==> run a <==
==> flow/design.v <==
module fpmultiplier (output logic [31:0] product, output logic ready,
		input logic [31:0] a, input logic clock, nreset);
enum {activation, start, loada, loadb, check, special, regularcalculation,carries, final_output}state;
logic [31:0] multi_a, multi_b;
logic [47:0] manti_48bit;
logic [22:0] manti_23bit; 
logic [9:0] expon; 
logic sign;
logic infinite_a,NaN_a,zero_a,infinite_b,NaN_b,zero_b; 
assign  infinite_a = (multi_a[30:23]==8'b11111111)&&(multi_a[22:0]==0);
assign  NaN_a = (multi_a[30:23]==8'b11111111)&&(multi_a[22:0]!=0);
assign  zero_a = (multi_a[30:23]==0);
assign  infinite_b = (multi_b[30:23]==8'b11111111)&&(multi_b[22:0]==0);
assign  NaN_b = (multi_b[30:23]==8'b11111111)&&(multi_b[22:0]!=0);
assign  zero_b = (multi_b[30:23]==0); 
always_ff @(posedge clock, negedge nreset)
if (~nreset)
  begin 
  product <=0;
  multi_a <= 0;
  multi_b <= 0;
  state <= start;
  ready <= 0;
  end
else
begin 
  case (state)
    activation:
           begin
           ready <=1;
           end
    start: 
           begin
           ready <= 0;
           state <= loada;
           end
    loada: 
           begin 
           multi_a <= a;
           state <= loadb;
           end
    loadb: 
           begin
           multi_b <= a;
           state <= check;        
           end
    check:
           begin
           sign <= multi_a[31]^multi_b[31];
           if(NaN_a||infinite_a||zero_a||NaN_b||infinite_b||zero_b)
           state <= special;
           else
           state <= regularcalculation;
           end
    special:
           begin
            state <= final_output;
            if (NaN_a||NaN_b) 
              begin
              expon <= 10'b0011111111;
              manti_23bit <= 1;
              end
            else if (infinite_a||infinite_b) 
              begin
              if (zero_a|zero_b)  
                begin
                expon <= 10'b0011111111;
                manti_23bit <= 1;  
                end
              else 
                begin
                expon <= 10'b0011111111;
                manti_23bit <= 0;
                end
              end
            else 
              begin 
              expon <= 10'b0000000000;
              manti_23bit <= 0;
              end
           end
    regularcalculation:
           begin
           state <= carries;
           sign <= multi_a[31]^multi_b[31];
           manti_48bit <= {1'b1, {multi_a[22:0]}}*{1'b1, {multi_b[22:0]}};
           expon <= {2'b00,multi_a[30:23]}+{2'b00,multi_b[30:23]}-10'd127; 
           end 
    carries:
           begin 
           state <= final_output;
           if (manti_48bit[47]==1)  
             begin
             expon <= expon + 1'b1; 
             manti_48bit <= manti_48bit>>1|{{25{1'b0}},1'b1,{22{1'b0}}}; 
             end
           else
             begin  
             manti_48bit <= manti_48bit|{{25{1'b0}},1'b1,{22{1'b0}}}; 
             end
           end
    final_output:
           begin 
           ready <= 1;
           state <= start;        
           if (NaN_a||infinite_a||zero_a||NaN_b||infinite_b||zero_b)
             product <= {sign,expon[7:0],manti_23bit};
           else if ($signed(expon) >= 255)
             product <= {sign,8'b11111111,23'd0};
           else if ($signed(expon) <= 0)
             product <= {sign,31'd0};
           else 
             product <= {sign,expon[7:0],manti_48bit[45:23]};
           end 
  endcase
end
endmodule
==> flow/run.sh <==
#!/bin/bash
# the make line also repeats each setting of config.mk as NAME=value (left out here)
make -C /OpenROAD-flow-scripts/flow DESIGN_CONFIG=/design/flow/config.mk WORK_HOME=/design/flow/orfs CLKGATE_MAP_FILE= finish
==> flow/config.mk <==
export PLATFORM = sky130hd
export DESIGN_NAME = fpmultiplier
export DESIGN_NICKNAME = fpmultiplier
export VERILOG_FILES = /design/flow/design.v
export SDC_FILE = /design/flow/constraint.sdc
export NUM_CORES = 4
export LEC_CHECK = 0
export ABC_AREA = 0
export CAP_MARGIN = 20
export CELL_PAD_IN_SITES_GLOBAL_PLACEMENT = 0
export CORE_ASPECT_RATIO = 0.5
export CORE_MARGIN = 9
export CORE_UTILIZATION = 57
export CTS_CLUSTER_DIAMETER = 223
export CTS_CLUSTER_SIZE = 99
export MAX_ROUTING_LAYER = met4
export PLACE_DENSITY = 0.37
export SETUP_SLACK_MARGIN = 1.55
export SLEW_MARGIN = 20
==> flow/constraint.sdc <==
create_clock -name core_clock -period 8.18 [get_ports {clock}]
set_input_delay 1.6360 -clock core_clock [delete_from_list [all_inputs] [get_ports {clock}]]
set_output_delay 1.6360 -clock core_clock [all_outputs]
set_load 0.01 [all_outputs]
==> inputs of run b, as changes to run a <==
Settings changed: ABC_AREA 0 to not set, CELL_PAD_IN_SITES_GLOBAL_PLACEMENT 0 to not set, CORE_ASPECT_RATIO 0.5 to not set, CORE_MARGIN 9 to 2, CORE_UTILIZATION 57 to 36, CTS_CLUSTER_DIAMETER 223 to not set, CTS_CLUSTER_SIZE 99 to not set, MAX_ROUTING_LAYER met4 to not set, PLACE_DENSITY 0.37 to 0.6, SETUP_SLACK_MARGIN 1.55 to not set.
==> flow/constraint.sdc (replaced) <==
create_clock -name core_clock -period 13.4 [get_ports {clock}]
set_input_delay 2.6800 -clock core_clock [delete_from_list [all_inputs] [get_ports {clock}]]
set_output_delay 2.6800 -clock core_clock [all_outputs]
set_load 0.01 [all_outputs]
==> inputs of run c, as changes to run a <==
Settings changed: ABC_AREA 0 to not set, CELL_PAD_IN_SITES_GLOBAL_PLACEMENT 0 to not set, CORE_ASPECT_RATIO 0.5 to not set, CORE_MARGIN 9 to 2, CORE_UTILIZATION 57 to 72, CTS_CLUSTER_DIAMETER 223 to not set, CTS_CLUSTER_SIZE 99 to not set, MAX_ROUTING_LAYER met4 to not set, PLACE_DENSITY 0.37 to 0.64, SETUP_SLACK_MARGIN 1.55 to not set.
==> flow/constraint.sdc (replaced) <==
create_clock -name core_clock -period 7.22 [get_ports {clock}]
set_input_delay 1.4440 -clock core_clock [delete_from_list [all_inputs] [get_ports {clock}]]
set_output_delay 1.4440 -clock core_clock [all_outputs]
set_load 0.01 [all_outputs]
==> comparison <==
- Utilization: run a is lower than run c (12 points).
- Power: run b < run a < run c.
- Against run b, the non-clock buffer count of run a is higher by 176.
- Die area, highest first: run b, run a, run c.
==> figures <==
metric                                                        run c            run b            run a
Stage-log warning count                                          30               28               33
R2R Path End                                        manti_48bit[40]  manti_48bit[46]  manti_48bit[47]
Worst setup path start                                  multi_a[20]       multi_a[8]      multi_a[15]
Cell Rows                                                        67               95               53
Max-slew headroom at the worst pin                            33.8%            24.2%            20.0%
Logic share of the area                                       67.0%            67.4%            64.7%
Share of cell area taken by flip-flops and latches            14.0%            14.0%            13.3%
Total vias in the final route                                 18700            17900            18700
Status                                     timing/DRC/antenna clean  timing/DRC/antenna clean  timing/DRC/antenna clean
NetSw                                                        423 µW           243 µW           387 µW
Power and IR drop assume default switching activity.
